run 1:
==> flow/design.v (excerpt) <==
module kmer_hash_top(
    input  logic        clk_out,
    input  logic        reset,         
    input  logic        in_valid,
    input  logic [7:0]  in_char,
    output logic        in_ready,
    output logic        out_valid,
    output logic [63:0] out_hash,
    output logic [5:0]  out_ldz,
    output logic [31:0] out_sum
);
    logic [247:0] data;
    logic [4:0]   count;
    logic         busy;
    logic         start;
    logic [61:0]  coded_kmer;  logic coded_ready;
    logic [61:0]  k_canon;     logic canon_ready;
    logic [63:0]  hash_result; logic hash_ready;
    logic [5:0]   ldz;         logic ldz_ready;
    logic [31:0]  sum_ldz;
    assign in_ready = ~busy;
    always_ff @(posedge clk_out) begin
        if(reset==0) begin
            data<=0;
            count<=0;
            busy<=0;
            start<=0;
        end
        else begin
            start<=0;
            if(in_valid && !busy) begin
                if(in_char==8'b0) begin
                    data<=0;
                    count<=0;
                end
                else begin
                    data[247:8]<=data[239:0];
                    data[7:0]<=in_char;
                    if(count>=30) begin
                        count<=31;
                        start<=1;
                        busy<=1;
                    end
                    else begin
                        count<=count+1;
                    end
                end
            end
            else if(hash_ready) begin
                busy<=0;
            end
        end
    end
    encode_fsm f1(.data(data), .clk_out(clk_out), .reset(reset), .start(start),
                  .coded_kmer(coded_kmer), .coded_ready(coded_ready));
    canonic_fsm f2(.clk_out(clk_out), .reset(reset), .coded_ready(coded_ready),
                   .coded_kmer(coded_kmer), .k_canon(k_canon), .canon_ready(canon_ready));
    k_canon_to_hash_result_velocidad_3pasos f3(.clk_out(clk_out), .reset(reset),
                   .canon_ready(canon_ready), .k_canon(k_canon),
                   .hash_result(hash_result), .hash_ready(hash_ready));
    ldz_position f4(.reset(reset), .clk_out(clk_out), .hash_ready(hash_ready),
                    .hash_result(hash_result), .start(start),
                    .ldz(ldz), .ldz_ready(ldz_ready), .sum_ldz(sum_ldz));
    assign out_valid = ldz_ready;
  ...
Size: about 120 I/O pins.
clock: 5.96 ns
lec_check: 0
cap_margin: 15
cell_pad_in_sites_detail_placement: 2
cell_pad_in_sites_global_placement: 3
core_margin: 2
core_utilization: 37
gpl_routability_driven: 1
hold_slack_margin: 0.1
max_routing_layer: met4
place_density: 0.82
slew_margin: 20
run.sh (not shown) runs the stock make flow with config.mk's settings and CLKGATE_MAP_FILE=.
Run 1 -> stages 100% | layout checks FAIL | setup timing
Here is what was changed in the inputs of run 2 compared with run 1.
- CORE_UTILIZATION changed from 37 to 20
- GPL_ROUTABILITY_DRIVEN removed (was 1)
- HOLD_SLACK_MARGIN removed (was 0.1)
- CELL_PAD_IN_SITES_DETAIL_PLACEMENT removed (was 2)
- MAX_ROUTING_LAYER removed (was met4)
- CELL_PAD_IN_SITES_GLOBAL_PLACEMENT removed (was 3)
- CAP_MARGIN changed from 15 to 20
- PLACE_DENSITY removed (was 0.82)
- the clock period (ns, I/O delays scaled along) changed from 5.96 to 7.24
Findings:
Between run 2 and run 1, it is run 2 whose clock-buffer cell count is lower, by 24. Run 2 finished all stages; the layout is clean. [run 2] routed wire length fell about 26% relative to run 1. Run 1 → run 2: die height +210 um; relative area change from synthesis to final layout decreased 4.3 points; global-route wire length before repair fell by about 24%; worst hold slack -0.058 ns. Comparing critical path depth for run 1 and run 2, the bigger number came from run 1.
[inputs] run 3 vs run 2
- setting ABC_AREA to 1 for the first time
- changing CORE_UTILIZATION from 20 to 71
- setting CTS_CLUSTER_SIZE to 34 for the first time
- setting MAX_ROUTING_LAYER to met4 for the first time
- setting CORE_ASPECT_RATIO to 0.5 for the first time
- changing the clock period (ns, I/O delays scaled along) from 7.24 to 3.78
[summary]
Run 3 never completed; the flow aborted with a tool error in 5_1_grt.
Diff run 2 -> run 3: synthesized-area fraction occupied by ao, oa, aoi and oai cells lost 1.5 points, post-synthesis instance area lost about 1.1%, post-CTS setup buffer count picked up an extra 250, clock buffer count from CTS lost 37, placed instance area picked up an extra 0.0080 mm^2.
Input-level comparison between run 4 and run 3:
- setting SETUP_SLACK_MARGIN to -0.18 for the first time
- setting PLACE_DENSITY to 0.4 for the first time
- removing MAX_ROUTING_LAYER (formerly met4)
- removing CTS_CLUSTER_SIZE (formerly 34)
- setting CTS_CLUSTER_DIAMETER to 223 for the first time
- removing CORE_ASPECT_RATIO (formerly 0.5)
- changing CAP_MARGIN from 20 to 0
- changing the clock period (ns, I/O delays scaled along) from 3.78 to 4.93
Results
Status: run 3 FAILED at 5_1_grt (tool error)
Status run 4: flow complete, layout not clean - setup timing
Summary of the comparison: horizontal die size is lower in run 4, relative to run 3.
Changes observed in run 4 relative to run 3: total standard cell area after synthesis level, area fraction in compound gates level, instance area after placement moved down, die area level, post-synthesis cell type count level.
Top-level I/O count: run 4 vs run 3 identical
From run 4 to run 3, Yosys chip area did not move at all.
On maximum level of the CTS H-tree, the higher figure sits with run 4, not run 3.
Run 4 ended up with a lower final estimated routing congestion in global placement than run 3 did.
Relative to run 4, the following input files were edited for run 5:
- changing SETUP_SLACK_MARGIN from -0.18 to -0.15
- changing CORE_UTILIZATION from 71 to 72
- changing CAP_MARGIN from 0 to 40
- changing the clock period (ns, I/O delays scaled along) from 4.93 to 4.94
Findings:
Run 5 did not make it past 5_1_grt, where a tool error ended it.
Diff run 4 -> run 5: height of the die lost 2.9 um, standard-cell row count lost about 0.66%, floorplan die area lost 1.4%.


kmer_hash_top again, from the RTL that the note above started with.
clock: 7.24 ns
lec_check: 0
cap_margin: 20
core_margin: 2
core_utilization: 40
slew_margin: 20
The starting point completed without violations.
Edit:
CORE_UTILIZATION = 44   (was 40)
clock period = 5.96 ns   (was 7.24 ns; I/O delays follow)
Outcome: The changed run finished but fails on setup timing. Total power rose by about 23%. Critical path depth falls by 1. Synthesized cell count stays the same. Routed wire length went up by about 1%. Global-route usage came out higher by 2.4 points. Cell area came out higher by 5.2%. Area after synthesis does not change. Register-to-register slack got worse by 0.54 ns. Utilization grows by 6.8 points. Flip-flop count stays the same.
Edit:
ABC_AREA = 1   (was default)
CAP_MARGIN = 15   (was 20)
CELL_PAD_IN_SITES_DETAIL_PLACEMENT = 2   (was default)
CELL_PAD_IN_SITES_GLOBAL_PLACEMENT = 3   (was default)
CORE_MARGIN = 10   (was 2)
CORE_UTILIZATION = 21   (was 44)
CTS_CLUSTER_DIAMETER = 291   (was default)
GPL_ROUTABILITY_DRIVEN = 0   (was default)
HOLD_SLACK_MARGIN = 0.12   (was default)
MAX_ROUTING_LAYER = met4   (was default)
PLACE_DENSITY = 0.82   (was default)
SLEW_MARGIN = 25   (was 20)
After rerunning: This time the run went through all stages and came out clean; total power climbs by 2.2%; setup slack gains 0.29 ns; clock power increases by about 4%.
No activity file was given, so power comes from the tool's default toggle rates.
